==> flow/design.v (excerpt) <==
module top(
    input           clk,
    input           rst,
    input           enable,
    input           mode,
    input           valid, 
    input   [4:0]   id,
    input   [3:0]   gridX,
    input   [3:0]   gridY,
	output 	[11:0]	gray_addr,
	output			gray_ren,
	input	[7:0]	gray_rdata,
    output  [11:0]  lbp_addr,
    output          lbp_wen,
	output			lbp_ren,
    input   [7:0]   lbp_rdata,
	output	[7:0] 	lbp_wdata,
	output	[24:0]	theta,
	output			theta_valid,
	input	[24:0]	cos_data,
	input			cos_valid,
	input	[24:0]	sin_data,
	input			sin_valid,
	output			lbp_finish,
    output  [7:0]   id_addr,
    output  [4:0]   id_wdata,
    output          id_wen,
    output          id_ren,
    input   [4:0]   id_rdata,
    output  [20:0]  hist_addr_train,
    output  [7:0]   hist_wdata_train,
    output          hist_wen_train,
    output          hist_ren_train,
    input   [7:0]   hist_rdata_train,
    output  [13:0]  hist_addr_predict,
    output  [7:0]   hist_wdata_predict,
    output          hist_wen_predict,
    output          hist_ren_predict,
    input   [7:0]   hist_rdata_predict,  
    output          hcu_finish,
    output          done,
    output  [4:0]   label,
    output  [17:0]  minDistance
);
Size in the first run: about 15000 cells after synthesis, ~260 I/O pins, about 0.12 sq mm of cells after synthesis.
Settings: LEC_CHECK=0, ABC_AREA=1, CAP_MARGIN=0, CELL_PAD_IN_SITES_DETAIL_PLACEMENT=1, CELL_PAD_IN_SITES_GLOBAL_PLACEMENT=2, CORE_ASPECT_RATIO=0.99, CORE_MARGIN=2, CORE_UTILIZATION=17, CTS_CLUSTER_DIAMETER=98, CTS_CLUSTER_SIZE=11, GPL_ROUTABILITY_DRIVEN=0, MAX_ROUTING_LAYER=met4, MIN_ROUTING_LAYER=met1, PLACE_DENSITY_LB_ADDON=0.21, SETUP_SLACK_MARGIN=1.42, SLEW_MARGIN=20, TNS_END_PERCENT=40; clock period 7.7 ns.
run.sh (not shown) runs the stock make flow with config.mk's settings and CLKGATE_MAP_FILE=.
The first run reached the layout checks and failed them: negative setup slack.
==> next run, changes <==
Settings changed: ABC_AREA 1 to unset, CAP_MARGIN 0 to 20, CELL_PAD_IN_SITES_DETAIL_PLACEMENT 1 to unset, CELL_PAD_IN_SITES_GLOBAL_PLACEMENT 2 to unset, CORE_ASPECT_RATIO 0.99 to unset, CORE_UTILIZATION 17 to 40, CTS_CLUSTER_DIAMETER 98 to unset, CTS_CLUSTER_SIZE 11 to unset, GPL_ROUTABILITY_DRIVEN 0 to unset, MAX_ROUTING_LAYER met4 to unset, MIN_ROUTING_LAYER met1 to unset, PLACE_DENSITY_LB_ADDON 0.21 to unset, SETUP_SLACK_MARGIN 1.42 to unset, TNS_END_PERCENT 40 to unset.
Clock period 7.7 ns to 10.9 ns, I/O delays scaled along.
The changed run passed the timing, design-rule and antenna checks.
Maximum frequency came out lower by a quarter to a third.
Synthesized area came out lower by a few percent.
Worst setup slack gets better by 0.81 ns.
Final area came out lower by about a fifth.
Global-route usage came out higher by 7.4 points.
Sequential cell count is unchanged.
Power came out lower by well over a third.
Die size came out lower by well over a third.
Sequential power came out lower by a quarter to a third.
==> next run, changes <==
Settings changed: CORE_UTILIZATION 40 to 71, CTS_CLUSTER_SIZE set to 36, SETUP_SLACK_MARGIN set to 3.53.
Clock period 10.9 ns to 12.4 ns, I/O delays scaled along.
Hold slack improves by 0.0053 ns.
Setup slack improves by 2.1 ns.
Count of clock-buffer cells in the layout is higher by 5.
Synthesized area does not change.
Routed wire length is higher by 7.9%.
Combinational power is higher by about 2%.
Global-route usage is higher by 21 points.
Power is lower by 3.3%.
First-iteration DRC count is higher by 86%.
==> next run, changes <==
Settings changed: ABC_AREA set to 1, CORE_UTILIZATION 71 to 72, CTS_CLUSTER_DIAMETER set to 375, CTS_CLUSTER_SIZE 36 to unset, SETUP_SLACK_MARGIN 3.53 to unset.
Clock period 12.4 ns to 6.78 ns, I/O delays scaled along.
After rerunning:
- The changed run aborted during global routing
- area after synthesis rose by a few percent
- die size came out higher by a few percent
- synthesized cell count went up by about a fifth

* * *

top again, from the RTL that the note above started with.
// top
module top(
    input           clk,
    input           rst,
    input           enable,
    input           mode,
    input           valid, 
    input   [4:0]   id,
    input   [3:0]   gridX,
    input   [3:0]   gridY,
	output 	[11:0]	gray_addr,
	output			gray_ren,
	input	[7:0]	gray_rdata,
    output  [11:0]  lbp_addr,
    output          lbp_wen,
	output			lbp_ren,
    input   [7:0]   lbp_rdata,
	output	[7:0] 	lbp_wdata,
	output	[24:0]	theta,
	output			theta_valid,
	input	[24:0]	cos_data,
	input			cos_valid,
	input	[24:0]	sin_data,
	input			sin_valid,
	output			lbp_finish,
    output  [7:0]   id_addr,
    output  [4:0]   id_wdata,
    output          id_wen,
    output          id_ren,
    input   [4:0]   id_rdata,
    output  [20:0]  hist_addr_train,
    output  [7:0]   hist_wdata_train,
    output          hist_wen_train,
    output          hist_ren_train,
    input   [7:0]   hist_rdata_train,
    output  [13:0]  hist_addr_predict,
    output  [7:0]   hist_wdata_predict,
    output          hist_wen_predict,
    output          hist_ren_predict,
    input   [7:0]   hist_rdata_predict,  
    output          hcu_finish,
    output          done,
    output  [4:0]   label,
    output  [17:0]  minDistance
);
make LEC_CHECK=0 CAP_MARGIN=20 CORE_MARGIN=2 CORE_UTILIZATION=72 CTS_CLUSTER_SIZE=16 PLACE_DENSITY=0.73 SETUP_SLACK_MARGIN=-0.53 SLEW_MARGIN=20 finish   # period 7.69 ns
The starting point completed and failed the layout checks on setup timing.
==> next run, changes <==
CTS_CLUSTER_SIZE = 36   (was 16)
PLACE_DENSITY = default   (was 0.73)
SETUP_SLACK_MARGIN = 3.53   (was -0.53)
clock period = 12.4 ns   (was 7.69 ns; I/O delays follow)
Effect: This time the run finished with capacitance limit, slew limit left. Cell area drops by 3.6%. Total power drops by 43%. Global-route usage drops by 2.9 points. Core utilization drops by 3.0 points. Combinational power drops by 45%. Clock-buffer cell count drops by 14. Routed wire length drops by 5.3%. Worst hold slack is worse by 11 ps.
==> next run, changes <==
CORE_UTILIZATION = 66   (was 72)
CTS_CLUSTER_SIZE = default   (was 36)
SETUP_SLACK_MARGIN = default   (was 3.53)
clock period = 8.76 ns   (was 12.4 ns; I/O delays follow)
After rerunning: With this change the flow ran to the end with violations: setup timing. Power came out higher by about 34%. Setup slack is worse by 3000 ps. Routed wire length went down by 4.0%. Register-to-register slack loses 3000 ps. Sequential share of layout area falls by 0.21 points. Area after synthesis stays the same.
==> next run, changes <==
CORE_UTILIZATION = 29   (was 66)
clock period = 10.9 ns   (was 8.76 ns; I/O delays follow)
Result:
- The new run finished with timing, DRC and antenna clean
- setup slack gains 940 ps
- via count is lower by a few percent
- cell area is lower by a few percent

* * *

top again, from the RTL that the note above started with.
Settings: LEC_CHECK=0, ABC_AREA=0, CAP_MARGIN=20, CELL_PAD_IN_SITES_GLOBAL_PLACEMENT=0, CORE_ASPECT_RATIO=1.14, CORE_MARGIN=2, CORE_UTILIZATION=17, CTS_CLUSTER_DIAMETER=350, GPL_ROUTABILITY_DRIVEN=0, MAX_ROUTING_LAYER=met4, MIN_ROUTING_LAYER=met1, SLEW_MARGIN=10, TNS_END_PERCENT=50; clock period 17.7 ns.
Next try:
CELL_PAD_IN_SITES_GLOBAL_PLACEMENT = 2   (was 0)
CORE_UTILIZATION = 40   (was 17)
Outcome: The changed run completed with no timing, DRC or antenna violations; final area went down by a few percent; total power went up slightly; count of clock-buffer cells in the layout went up by 14; clock power went up by roughly a tenth.

* * *

== build 20 ==
top again, from the RTL that the note above started with.
clock: 10.2 ns
lec_check: 0
cap_margin: 20
core_aspect_ratio: 0.5
core_margin: 2
core_utilization: 72
cts_cluster_size: 33
max_routing_layer: met4
place_density: 0.64
setup_slack_margin: 2.46
slew_margin: 20
Edits applied to the flow inputs when going from build 20 to build 26:
# build 20
export LEC_CHECK = 0
export CAP_MARGIN = 20
export CORE_ASPECT_RATIO = 0.5
export CORE_MARGIN = 2
export CORE_UTILIZATION = 72
export CTS_CLUSTER_SIZE = 33
export MAX_ROUTING_LAYER = met4
export PLACE_DENSITY = 0.64
export SETUP_SLACK_MARGIN = 2.46
export SLEW_MARGIN = 20
create_clock -name core_clock -period 10.2 [get_ports {clk}]
# build 26
export LEC_CHECK = 0
export CAP_MARGIN = 20
export CORE_MARGIN = 2
export CORE_UTILIZATION = 72
export SETUP_SLACK_MARGIN = 3.53
export SLEW_MARGIN = 20
create_clock -name core_clock -period 12.4 [get_ports {clk}]
Both conditions hold for build 20: the flow ran to the end and the final layout passed the timing, design-rule and antenna checks. Build 26: flow complete, layout not clean; failing: max-capacitance violations, max-slew violations. Looking at total design power, build 26 sits 30% lower than build 20 does. Delta (build 26 minus build 20): width of the die went down 29%, time the final worst path needs with I/O delays and setup increased by 470 ps relative to the old numbers.
#### Input delta (build 21 over build 26)
# build 26
export LEC_CHECK = 0
export CAP_MARGIN = 20
export CORE_MARGIN = 2
export CORE_UTILIZATION = 72
export SETUP_SLACK_MARGIN = 3.53
export SLEW_MARGIN = 20
create_clock -name core_clock -period 12.4 [get_ports {clk}]
# build 21
export LEC_CHECK = 0
export CAP_MARGIN = 20
export CORE_MARGIN = 2
export CORE_UTILIZATION = 40
export SLEW_MARGIN = 20
create_clock -name core_clock -period 17.8 [get_ports {clk}]
### Flow results
Build 21 finished every stage and its layout cleared the timing, design-rule and antenna checks. NOTE wire length build 26->build 21 decreased by a few percent. Comparing build 21 against build 26, there is no change at all in post-synthesis share of cell area spent on and-or and or-and gates. Number of nets in the final layout for build 21: 1.4% down relative to build 26. Setup slack: build 21 more than build 26. Going from build 26 to build 21, fraction of the core area covered by cells at the end of the flow fell by 36 points; hold slack flat. Final critical delay including setup and external delays: build 21 vs build 26 up 1760 ps.
Power and IR drop assume default switching activity.
